== maple ==
Design manager, start of the top module:
module manager(
input clk,rst,rstk,sw,
input [0:0]next,
input [3:0]n,
input [2:0]mode,
input [9:0]moneyget,
input [9:0]timeget,
input swm,
input [0:0]nextt,
output reg[9:0]initial_money,
output reg [9:0]per_money,
output reg[9:0]num_of_park,
output reg[9:0]initial_vipmoney,
output reg [9:0]averagetime,
output reg[63:0]show
    );
Size: ~290 flip-flops, roughly 68000 µm² of cells after synthesis.
clock: 109.0 ns
lec_check: 0
cap_margin: 20
cell_pad_in_sites_global_placement: 2
core_margin: 2
core_utilization: 72
cts_cluster_diameter: 227
cts_cluster_size: 90
gpl_routability_driven: 0
gpl_timing_driven: 1
max_routing_layer: met5
min_routing_layer: met1
place_density: 0.95
slew_margin: 20
run.sh (not shown) runs the stock make flow with config.mk's settings and CLKGATE_MAP_FILE=.
maple: it failed during global placement without I/O, and the tool reported GPL-0301.
The inputs of quartz differ from those of maple as listed below.
- clearing PLACE_DENSITY, which used to be 0.95
- clearing MAX_ROUTING_LAYER, which used to be met5
- clearing MIN_ROUTING_LAYER, which used to be met1
- clearing CELL_PAD_IN_SITES_GLOBAL_PLACEMENT, which used to be 2
- clearing GPL_TIMING_DRIVEN, which used to be 1
- clearing CTS_CLUSTER_DIAMETER, which used to be 227
- clearing GPL_ROUTABILITY_DRIVEN, which used to be 0
- swapping 72 for 13 in CORE_UTILIZATION
- clearing CTS_CLUSTER_SIZE, which used to be 90
- swapping 109.0 for 138.0 in the clock period (ns, I/O delays scaled along)
Notes after the runs:
In summary, quartz completed successfully, with a layout that passed the timing, design-rule and antenna checks.
Diff quartz..maple | synthesized cell count | unchanged
Looking only at overall die width, and setting everything else aside, the higher value of maple and quartz goes to quartz.
When the final numbers for maple and quartz were put side by side, the core footprint turned out to be smaller in maple.
| sequential share of the synthesized area | quartz vs maple | ≈ equal |
Diff maple -> quartz: synthesized cell area roughly the same; proportion of synthesized flip-flops having asynchronous set or reset roughly the same; area of the die higher.
In quartz the starting density of the core turned out 59 points lower than in maple.
What nickel does differently from quartz at the input level:
- CORE_UTILIZATION: 13 -> 58
- the clock period (ns, I/O delays scaled along): 138.0 -> 80.1
From quartz to nickel the numbers moved as follows: die boundary width fell about 50%, cell area now larger, routed wire length moved up.
nickel vs quartz — met3 track demand over resource in global routing rose 3.6 points.
Transition time at the pin with the least slew margin ended up 0.083 ns higher on nickel than on quartz.
Minimum period implied by the final worst setup slack, nickel and quartz: larger value in quartz
The setup slack reported for nickel is smaller than that of quartz by 40.29 ns.
Total area of multi-input combinational cells: nickel and quartz compared, higher one is nickel
From quartz to nickel the numbers moved as follows: overall via count from detail_route increased by 6029 relative to the old numbers; number of stages on the worst setup path now larger.
diff inputs: nickel => raven
- CORE_UTILIZATION now 65, was 58
- TNS_END_PERCENT now 5, previously not set
- ABC_AREA now 1, previously not set
- CAP_MARGIN now 5, was 20
- the clock period (ns, I/O delays scaled along) now 60.2, was 80.1
Notes after the runs:
raven got as far as global routing, where a tool error ended the run. The synthesized area per cell of raven is lower than that of nickel. In raven, the post-synthesis chip area from yosys came out 3.2% below the value in nickel. Die extent in x: raven vs nickel down 24 µm. Compared with nickel, in raven mux share of post-synthesis cell area shrank by 4.5 points, placeable core region shrank by 14%. The final reports for raven and nickel show worst-case setup slack after placement lower in the former. The synthesis-stage register bit count on nickel is in line with that on raven. On total CTS buffers, the higher figure sits with raven, not nickel. nickel → raven: overall die area saw a decrease; estimated wirelength of the detail-placed design saw a decrease.

---

Starting RTL as in the previous note.
clock: 170.0 ns
lec_check: 0
cap_margin: 20
cell_pad_in_sites_global_placement: 2
core_aspect_ratio: 0.5
core_margin: 9
core_utilization: 49
cts_cluster_diameter: 74
gpl_routability_driven: 0
gpl_timing_driven: 1
max_routing_layer: met5
min_routing_layer: met1
place_density_lb_addon: 0.13
setup_slack_margin: 2.35
slew_margin: 20
Rerun with:
- CELL_PAD_IN_SITES_GLOBAL_PLACEMENT: 2 -> unset
- CORE_ASPECT_RATIO: 0.5 -> unset
- CORE_MARGIN: 9 -> 2
- CORE_UTILIZATION: 49 -> 65
- CTS_CLUSTER_DIAMETER: 74 -> unset
- GPL_ROUTABILITY_DRIVEN: 0 -> unset
- GPL_TIMING_DRIVEN: 1 -> unset
- MAX_ROUTING_LAYER: met5 -> unset
- MIN_ROUTING_LAYER: met1 -> unset
- PLACE_DENSITY_LB_ADDON: 0.13 -> unset
- SETUP_SLACK_MARGIN: 2.35 -> unset
- clock period: 170.0 -> 98.4 ns (I/O delays scaled with it)
- cell area is lower by 1.1%
- via count is higher by 4.4%
- clock-buffer cell count is higher by 2
- maximum frequency is higher by 2.0%
- first-iteration DRC count is higher by 23%
Rerun with:
- ABC_AREA: unset -> 1
- CORE_UTILIZATION: 65 -> 58
- TNS_END_PERCENT: unset -> 5
- clock period: 98.4 -> 60.6 ns (I/O delays scaled with it)
After rerunning: This time the run reached the layout checks and failed them: setup timing; clock-buffer cell count came out lower by 5; synthesized area came out lower by a few percent; design area came out higher by a quarter to a third; synthesized cell count came out higher by roughly a tenth; via count came out higher by roughly a tenth; wire length came out higher by a little under a tenth.
Rerun with:
- CAP_MARGIN: 20 -> 15
- CORE_UTILIZATION: 58 -> 65
Now the flow died in global routing (5_1_grt) on ODB-0269.
Synthesized cell count stays the same.
Synthesized area does not change.
Die size came out lower by 11%.

---

Starting RTL as in the previous note.
clock: 136.0 ns
lec_check: 0
cap_margin: 20
core_aspect_ratio: 1.81
core_margin: 2
core_utilization: 20
cts_cluster_diameter: 22
gpl_timing_driven: 0
place_density_lb_addon: 0.3
setup_slack_margin: -0.8
slew_margin: 20
Next try:
ABC_AREA = 0   (was unset)
CORE_ASPECT_RATIO = unset   (was 1.81)
CORE_UTILIZATION = 65   (was 20)
CTS_CLUSTER_DIAMETER = unset   (was 22)
GPL_TIMING_DRIVEN = unset   (was 0)
PLACE_DENSITY_LB_ADDON = unset   (was 0.3)
SETUP_SLACK_MARGIN = unset   (was -0.8)
TNS_END_PERCENT = 5   (was unset)
clock period = 61.0 ns   (was 136.0 ns; I/O delays follow)
After rerunning: This time the run completed and failed the layout checks on negative setup slack; utilization grows by 60 points; fmax rose by well over a third; final area rises by roughly a tenth; worst setup slack degrades by 34 ns; global-route usage rose by 28 points; critical path depth grows by 2.

---

== build 44 ==
manager again, from the RTL that the note above started with.
Settings: LEC_CHECK=0, CAP_MARGIN=20, CORE_MARGIN=2, CORE_UTILIZATION=40, SLEW_MARGIN=10, TNS_END_PERCENT=40; clock period 120.0 ns.
> inputs changed (build 44 -> build 85)
Settings: CORE_MARGIN now 3, was 2; ABC_AREA now 1, previously not set; CORE_ASPECT_RATIO now 0.6, previously not set.
==> results <==
- Critical path's slowest cell: sky130_fd_sc_hd__a211oi_2 -> build 44, sky130_fd_sc_hd__o21ai_0 -> build 85
- Taking build 44 as the reference point, the met1 routed wirelength after detailed routing of build 85 rises by about 8%.
- Compared with build 44, build 85 shows a lower routed wire length.
- Compared to build 44, build 85 was floorplanned on a smaller die.
- Compared with build 44, build 85 shows distinct cell type count after synthesis lower by about 40%.
- Sort build 85 and build 44 by post-layout period usage of the worst path, descending, and build 44 comes first.
- Global-route usage (lower): build 85
#### Input delta (build 74 over build 85)
Settings: CAP_MARGIN: 20 -> 5; TNS_END_PERCENT: 40 -> 5; SLEW_MARGIN: 10 -> 20; CORE_UTILIZATION: 40 -> 68; CORE_ASPECT_RATIO: 0.6 -> unset; CORE_MARGIN: 3 -> 2; the clock period (ns, I/O delays scaled along): 120.0 -> 60.2.
==> results <==
- Build 74: it failed during global routing, and the tool reported GRT-0232.
- Delta (build 74 minus build 85): detailed placer's ending HPWL now sits higher; placement-stage cell area now sits higher; placed cell count now sits higher.

---

## fjord
Starting RTL as in the previous note.
clock: 98.4 ns
lec_check: 0
cap_margin: 20
core_margin: 2
core_utilization: 55
cts_cluster_diameter: 393
hold_slack_margin: 0.29
slew_margin: 20
tns_end_percent: 5
## Diff of input files: violet against fjord
-- flow/config.mk --
<<< fjord, line 8
>>> violet, line 8
export ABC_AREA = 1
<<< fjord, line 10
export CORE_UTILIZATION = 55
export CTS_CLUSTER_DIAMETER = 393
export HOLD_SLACK_MARGIN = 0.29
>>> violet, line 11
export CORE_UTILIZATION = 67
export PLACE_DENSITY = 0.37
<<< fjord, line 14
export TNS_END_PERCENT = 5
>>> violet, line 14
==> flow/constraint.sdc <==
create_clock -name core_clock -period 138.0 [get_ports {clk}]
set_input_delay 27.6000 -clock core_clock [delete_from_list [all_inputs] [get_ports {clk}]]
set_output_delay 27.6000 -clock core_clock [all_outputs]
set_load 0.01 [all_outputs]
### Flow results
Post-synthesis area per instance was higher in fjord than in violet. Relative to fjord, the data arrival time of the critical path of violet is lower by 6.51 ns. Per the comparison of violet with fjord, instance count after placement with tap cells included increased by 923 relative to the old numbers; share of cell area taken by muxes after synthesis decreased by 4.5 points relative to the old numbers; register-to-register slack increased by 46.18 ns relative to the old numbers; count of clock-buffer cells in the layout decreased by 9 relative to the old numbers. Comparing post-layout period usage of the worst path for fjord and violet, the smaller number came from violet.
Inputs modified between violet and pepper:
-- flow/config.mk --
<<< violet, line 8
export ABC_AREA = 1
>>> pepper, line 8
<<< violet, line 11
export CORE_UTILIZATION = 67
export PLACE_DENSITY = 0.37
>>> pepper, line 10
export CORE_UTILIZATION = 58
==> flow/constraint.sdc <==
create_clock -name core_clock -period 98.4 [get_ports {clk}]
set_input_delay 19.6800 -clock core_clock [delete_from_list [all_inputs] [get_ports {clk}]]
set_output_delay 19.6800 -clock core_clock [all_outputs]
set_load 0.01 [all_outputs]
Findings:
- Looking at slowest cell on the critical path, the sky130_fd_sc_hd__nor2_1 result is from pepper; the sky130_fd_sc_hd__nand2_1 one comes from violet.
- pepper vs violet on post-layout minimum cycle time: pepper is the higher one.
- violet has a lower final-layout non-clock buffer area share than pepper.
- Sort pepper and violet by post-route clock period utilization asc -> top: violet
Here is what was changed in the inputs of lagoon compared with pepper.
-- flow/config.mk --
<<< pepper, line 8
>>> lagoon, line 8
export ABC_AREA = 1
<<< pepper, line 10
export CORE_UTILIZATION = 58
>>> lagoon, line 11
export CORE_UTILIZATION = 68
<<< pepper, line 12
>>> lagoon, line 13
export TNS_END_PERCENT = 100
==> flow/constraint.sdc <==
create_clock -name core_clock -period 61.4 [get_ports {clk}]
set_input_delay 12.2800 -clock core_clock [delete_from_list [all_inputs] [get_ports {clk}]]
set_output_delay 12.2800 -clock core_clock [all_outputs]
set_load 0.01 [all_outputs]
[summary]
Diff pepper and lagoon: number of resized instances in the post-cts repair step lower in pepper
In the summary table, lagoon is marked failed, with error GRT-0232 raised in 5_1_grt.
The area share of and-or/or-and cells after synthesis of lagoon falls short of that of pepper by 11 points.
lagoon vs. pepper: part of the Yosys area used for sequential elements went up 0.34 points; synthesized cell count has increased.
Cmp lagoon vs pepper: placed standard-cell area higher in lagoon
Relative to pepper, the summed instance area of the synthesized netlist of lagoon is lower by 3.2%.
lagoon — buffers inserted during post-CTS setup optimization 108 higher, pepper as reference
Summary of the comparison: yosys synthesis chip area is lower in lagoon, relative to pepper.
Floorplan check, lagoon vs pepper: die outline smaller in lagoon
Side by side, post-detailed-placement half-perimeter wirelength turned out lower in lagoon than in pepper.

---

== run A ==
manager again, from the RTL that the note above started with.
Settings: LEC_CHECK=0, ABC_AREA=1, CAP_MARGIN=5, CELL_PAD_IN_SITES_GLOBAL_PLACEMENT=0, CORE_MARGIN=8, CORE_UTILIZATION=19, CTS_CLUSTER_DIAMETER=129, GPL_ROUTABILITY_DRIVEN=0, GPL_TIMING_DRIVEN=1, MAX_ROUTING_LAYER=met4, MIN_ROUTING_LAYER=met1, PLACE_DENSITY_LB_ADDON=0.02, SETUP_SLACK_MARGIN=2.35, SLEW_MARGIN=20; clock period 57.1 ns.
Run A ran in full, but the layout does not pass; the checks complain about negative setup slack.
Setup changes, run A to run B
Settings: clearing ABC_AREA, which used to be 1; swapping 129 for 227 in CTS_CLUSTER_DIAMETER; clearing PLACE_DENSITY_LB_ADDON, which used to be 0.02; swapping 8 for 2 in CORE_MARGIN; putting HOLD_SLACK_MARGIN at 0.06 where nothing was set; putting PLACE_DENSITY at 0.9 where nothing was set; swapping 57.1 for 170.0 in the clock period (ns, I/O delays scaled along).
### Flow results
Run B completed end to end with timing, DRC and antenna clean. Number of setup violations in the final report (run B over run A): decrease, 2. Going from run A to run B, cell total after placement down 3228; sequential share of layout area saw an increase; H-tree depth moved down; required time of the critical path moved up. As of run B, length of routed wiring on met1 had fallen by more than a quarter compared to run A.
Changes in run C relative to run B:
Settings: changing CAP_MARGIN from 5 to 20; changing CORE_UTILIZATION from 19 to 72; removing HOLD_SLACK_MARGIN (formerly 0.06); changing PLACE_DENSITY from 0.9 to 0.95; changing CELL_PAD_IN_SITES_GLOBAL_PLACEMENT from 0 to 2; changing MAX_ROUTING_LAYER from met4 to met5; removing SETUP_SLACK_MARGIN (formerly 2.35); changing the clock period (ns, I/O delays scaled along) from 170.0 to 109.0.
Results
Status: run C FAILED at 3_1_place_gp_skip_io (tool error). In the flow results for run C and run B, the starting density of the core is smaller on run B. Taking run B as the reference, in run C core footprint fell 74%; die size fell 270000 µm²; chip area from the yosys synthesis statistics about even; register bit count reported by yosys about even. NOTE number of rows created at floorplan run B->run C decreased by more than a quarter.
Edits applied to the flow inputs when going from run C to run D:
Settings: GPL_ROUTABILITY_DRIVEN removed (was 0); CELL_PAD_IN_SITES_GLOBAL_PLACEMENT removed (was 2); CORE_UTILIZATION changed from 72 to 40; CTS_CLUSTER_DIAMETER removed (was 227); MIN_ROUTING_LAYER removed (was met1); PLACE_DENSITY removed (was 0.95); MAX_ROUTING_LAYER removed (was met5); GPL_TIMING_DRIVEN removed (was 1); the clock period (ns, I/O delays scaled along) changed from 109.0 to 95.2.
--- outcome ---
- Of run C and run D, just one finished clean: run D.
- As far as synthesized cell count goes, run D and run C are indistinguishable; the numbers are identical.
- Going from run C to run D, cell row count increased by 38 relative to the old numbers; post-synthesis mux area share closely matched the old numbers; die boundary width increased by 34% relative to the old numbers; initial cell density of the core decreased by 32 points relative to the old numbers.
- Run C has a lower die height than run D.
- Core outline area of run D exceeds that of run C by more than half.
- Async set or reset register ratio after synthesis came out exactly the same in run D and run C.
- Run C fits on a die that is smaller than the die of run D.

---

job 101:
manager again, from the RTL that the note above started with.
Settings: LEC_CHECK=0, ABC_AREA=1, CAP_MARGIN=5, CORE_ASPECT_RATIO=0.56, CORE_MARGIN=2, CORE_UTILIZATION=66, SLEW_MARGIN=20, TNS_END_PERCENT=5; clock period 55.0 ns.
Job 101: GRT-0232 in global routing (5_1_grt) -> run aborted
> inputs changed (job 101 -> job 102)
# job 101
export LEC_CHECK = 0
export ABC_AREA = 1
export CAP_MARGIN = 5
export CORE_ASPECT_RATIO = 0.56
export CORE_MARGIN = 2
export CORE_UTILIZATION = 66
export SLEW_MARGIN = 20
export TNS_END_PERCENT = 5
create_clock -name core_clock -period 55.0 [get_ports {clk}]
# job 102
export LEC_CHECK = 0
export CAP_MARGIN = 20
export CORE_MARGIN = 2
export CORE_UTILIZATION = 39
export SLEW_MARGIN = 20
create_clock -name core_clock -period 95.2 [get_ports {clk}]
Notes after the runs:
Per the final summary, job 102 finished and its layout is clean on timing, DRC and antenna. Against job 101, job 102 reports a post-CTS setup-driven buffer insertion count that is lower. Job 102: fraction of the yosys area taken by sequential cells is 0.34 points lower than what job 101 reported. Job 102 vs. job 101: yosys synthesis chip area moved up, placement row count moved up, count of instantiated cells in the yosys netlist lower. Between job 102 and job 101, the count of different cell masters after synthesis is lower for job 101.
